Setup of exp/zinc:
// axi_s_to_fifos
module axi_s_to_fifos #(
    parameter integer FIFO_DEPTH = 32,
    parameter integer C_DATA_WIDTH = 32
)(
    input  logic                     clk,
    input  logic                     nrst,
    input  logic [31:0]  awaddr,
    input  logic [3:0]               awprot,
    input  logic                     awvalid,
    output logic                     awready,
    input  logic [C_DATA_WIDTH-1:0]  wdata,
    input  logic [C_DATA_WIDTH/8-1:0] wstrb,
    input  logic                     wvalid,
    output logic                     wready,
    output logic [1:0]               bresp,
    output logic                     bvalid,
    input  logic                     bready,
    input  logic [31:0]  araddr,
    input  logic [3:0]               arprot,
    input  logic                     arvalid,
    output logic                     arready,
    output logic [C_DATA_WIDTH-1:0]  rdata,
    output logic [1:0]               rresp,
    output logic                     rvalid,
    input  logic                     rready,
    input logic [C_DATA_WIDTH-1:0]  fifo_wdata,
    output logic                    fifo_full,
    output logic                    fifo_almost_full,
    input logic                     fifo_wena,
    output logic [C_DATA_WIDTH-1:0] fifo_rdata,
    output logic                    fifo_empty,
    output logic                    fifo_almost_empty,
    input logic                     fifo_rena
);
Settings: LEC_CHECK=0, CAP_MARGIN=20, CORE_MARGIN=2, CORE_UTILIZATION=40, SLEW_MARGIN=20; clock period 8.0 ns.
run.sh (not shown) runs the stock make flow with config.mk's settings and CLKGATE_MAP_FILE=.
Here is what was changed in the inputs of exp/lagoon compared with exp/zinc.
- CORE_UTILIZATION now 66, was 40
- the clock period (ns, I/O delays scaled along) now 4.03, was 8.0
Notes after the runs:
The layout from exp/lagoon, despite a flow that completed every stage, fails the layout checks, with the failing checks listed as negative setup slack. Between exp/zinc and exp/lagoon, the routed wire length is lower for exp/lagoon. Diode insertion count for antenna repair (higher): exp/lagoon. exp/lagoon vs exp/zinc — power rose about 100%. For met1 layer wirelength in the final routing, dividing the value from exp/zinc by the value from exp/lagoon gives 1.20.
Here is what was changed in the inputs of exp/cedar compared with exp/lagoon.
- setting MAX_ROUTING_LAYER to met4 for the first time
- changing CORE_UTILIZATION from 66 to 71
- changing the clock period (ns, I/O delays scaled along) from 4.03 to 6.4
Of exp/lagoon and exp/cedar, not a single run came through the flow clean. The final report for exp/lagoon shows a completed flow and a layout that fails verification, specifically negative setup slack. Non-clock buffer count: exp/cedar lower than exp/lagoon. exp/cedar gives more worst setup margin than exp/lagoon did. exp/cedar: met1 track utilization from global routing 2.6 points above exp/lagoon. Of exp/lagoon and exp/cedar, the run reporting the lower power was exp/cedar. Between exp/cedar and exp/lagoon, it is exp/cedar whose proportion of power drawn by flip-flops and latches is higher, by 2.1 points. When the final numbers for exp/lagoon and exp/cedar were put side by side, the relative contribution of the clock network to total power turned out to be smaller in exp/lagoon.
Changes in exp/ember relative to exp/cedar:
- CELL_PAD_IN_SITES_GLOBAL_PLACEMENT: unset -> 0
- PLACE_DENSITY_LB_ADDON: unset -> 0.0
- MAX_ROUTING_LAYER: met4 -> unset
- CORE_UTILIZATION: 71 -> 18
- the clock period (ns, I/O delays scaled along): 6.4 -> 10.2
### Flow results
In the tables for exp/cedar and exp/ember, post-layout instance area reads lower with exp/cedar.
exp/ember: done, clean on timing, DRC and antenna
The lower total of cells resized after clock tree synthesis came out of exp/ember.
Looking at critical path depth, exp/ember sits 4 higher than exp/cedar does.
exp/ember: largest stage delay on the critical path 270 ps below exp/cedar
Lower portion of the clock cycle consumed by the worst path in the final layout among exp/cedar and exp/ember: exp/ember
On fraction of power spent switching nets, the lower figure sits with exp/cedar, not exp/ember.
Summary — final core area utilization, exp/ember relative to exp/cedar: lower, by 58 points.
exp/ember gives more area growth from synthesis to final layout than exp/cedar did.
exp/ember -> exp/cedar: instance count of the mapped netlist flat
input port to asynchronous set/reset pin as the path class of the lowest-slack min-delay path was reported by exp/cedar, and flip-flop to flip-flop by exp/ember.
[exp/ember vs exp/cedar] flop share of the area: lower in exp/ember
Relative to exp/ember, the following input files were edited for exp/amber:
- CORE_UTILIZATION now 70, was 18
- CTS_CLUSTER_DIAMETER now 226, previously not set
- HOLD_SLACK_MARGIN now 0.29, previously not set
- ABC_AREA now 1, previously not set
- the clock period (ns, I/O delays scaled along) now 7.05, was 10.2
==> results <==
Result for exp/amber and exp/ember: all clean
exp/amber vs. exp/ember: overall die height shrank by 360 um; post-route clock period utilization grew by 13 points; area fraction in compound gates after synthesis grew by 0.26 points.
exp/ember vs exp/amber, largest combinational cell category by area: multiplexers vs simple AND/OR/NAND/NOR gates

wip/xenon:
axi_s_to_fifos again, from the RTL that the note above started with.
make LEC_CHECK=0 ABC_AREA=1 CAP_MARGIN=40 CELL_PAD_IN_SITES_DETAIL_PLACEMENT=1 CORE_MARGIN=4 CORE_UTILIZATION=40 CTS_CLUSTER_DIAMETER=354 GPL_ROUTABILITY_DRIVEN=1 SLEW_MARGIN=20 finish   # period 6.92 ns
The inputs of wip/amber differ from those of wip/xenon as listed below.
Settings: GPL_ROUTABILITY_DRIVEN: 1 -> unset; CORE_MARGIN: 4 -> 2; CTS_CLUSTER_SIZE: unset -> 28; CORE_UTILIZATION: 40 -> 53; CORE_ASPECT_RATIO: unset -> 1.33; CAP_MARGIN: 40 -> 20; CTS_CLUSTER_DIAMETER: 354 -> unset; HOLD_SLACK_MARGIN: unset -> 0.14; CELL_PAD_IN_SITES_DETAIL_PLACEMENT: 1 -> unset; the clock period (ns, I/O delays scaled along): 6.92 -> 8.0.
Results
Each of the runs, namely wip/amber and wip/xenon, reached the end of the flow and came out clean. In the tables for wip/amber and wip/xenon, actual transition at the worst max-transition pin reads higher with wip/amber. Cell at the slowest stage of the critical path: sky130_fd_sc_hd__buf_4 -> wip/xenon, sky130_fd_sc_hd__dfrtp_4 -> wip/amber. Share of the clock period used by the worst path was higher in wip/amber than in wip/xenon. Die span in y, wip/amber and wip/xenon, lower one = wip/amber. Summary of wip/amber over wip/xenon: overall via count from detail_route saw a decrease; total area of sequential cells saw little to no change; final worst-path setup slack saw a decrease; cell count saw a decrease. Taking wip/xenon as the reference, in wip/amber switching share of power -0.87 points; clock-buffer cell count -25; arrival time of data at the critical path endpoint moved up.
### wip/amber -> wip/lagoon
Settings: clearing CTS_CLUSTER_SIZE, which used to be 28; clearing HOLD_SLACK_MARGIN, which used to be 0.14; clearing CORE_ASPECT_RATIO, which used to be 1.33; clearing ABC_AREA, which used to be 1; swapping 53 for 24 in CORE_UTILIZATION; swapping 8.0 for 10.4 in the clock period (ns, I/O delays scaled along).
--- outcome ---
wip/amber has completed all stages; timing, DRC and antenna checks passed. wip/lagoon: all stages complete, timing, DRC and antenna checks passed. On synthesized area, wip/amber loses to wip/lagoon. Compared with wip/amber, wip/lagoon improves overall power of the completed layout. Sort wip/amber and wip/lagoon by combinational group share of total power, descending, and wip/amber comes first.
Relative to wip/lagoon, the following input files were edited for wip/tundra:
Settings: a change of CORE_UTILIZATION from 24 to 40; an added SETUP_SLACK_MARGIN of 0.94; a change of the clock period (ns, I/O delays scaled along) from 10.4 to 7.26.
- Row count was higher in the run labelled wip/lagoon.
- Re data required time of the worst path: wip/lagoon was higher than wip/tundra.
- Comparing die size for wip/tundra and wip/lagoon, the smaller number came from wip/tundra.
- Of wip/tundra and wip/lagoon, the higher buffers inserted during post-CTS setup optimization belongs to wip/tundra.
- On wip/tundra: antenna cell count is 6 higher than what wip/lagoon gave.
- wip/tundra gives less share of power burned in the clock network than wip/lagoon did.
- On core utilization: between wip/tundra and wip/lagoon, it ends up lower for wip/lagoon.
Input changes introduced in wip/yarrow (baseline for comparison: wip/tundra):
Settings: PLACE_DENSITY_LB_ADDON: unset -> 0.0; SETUP_SLACK_MARGIN: 0.94 -> unset; CELL_PAD_IN_SITES_GLOBAL_PLACEMENT: unset -> 0; CORE_UTILIZATION: 40 -> 61; the clock period (ns, I/O delays scaled along): 7.26 -> 4.12.
==> comparison <==
- wip/yarrow finished every stage; the final checks, however, were not passed, the failures being negative setup slack.
- In wip/yarrow, the number of standard cells in the layout, taps in and fillers out came out 679 below the value in wip/tundra.
- wip/yarrow ended with more fraction of the core area occupied by cells at floorplan than wip/tundra.
- For the post-placement setup slack, wip/yarrow came in 1.64 ns lower than wip/tundra did.
- Taking wip/yarrow over wip/tundra, the final weighted congestion in routability-driven placement ratio works out to 1.08.
- Overall power after layout grows by more than half when moving from wip/tundra to wip/yarrow.
Power and IR drop assume default switching activity.
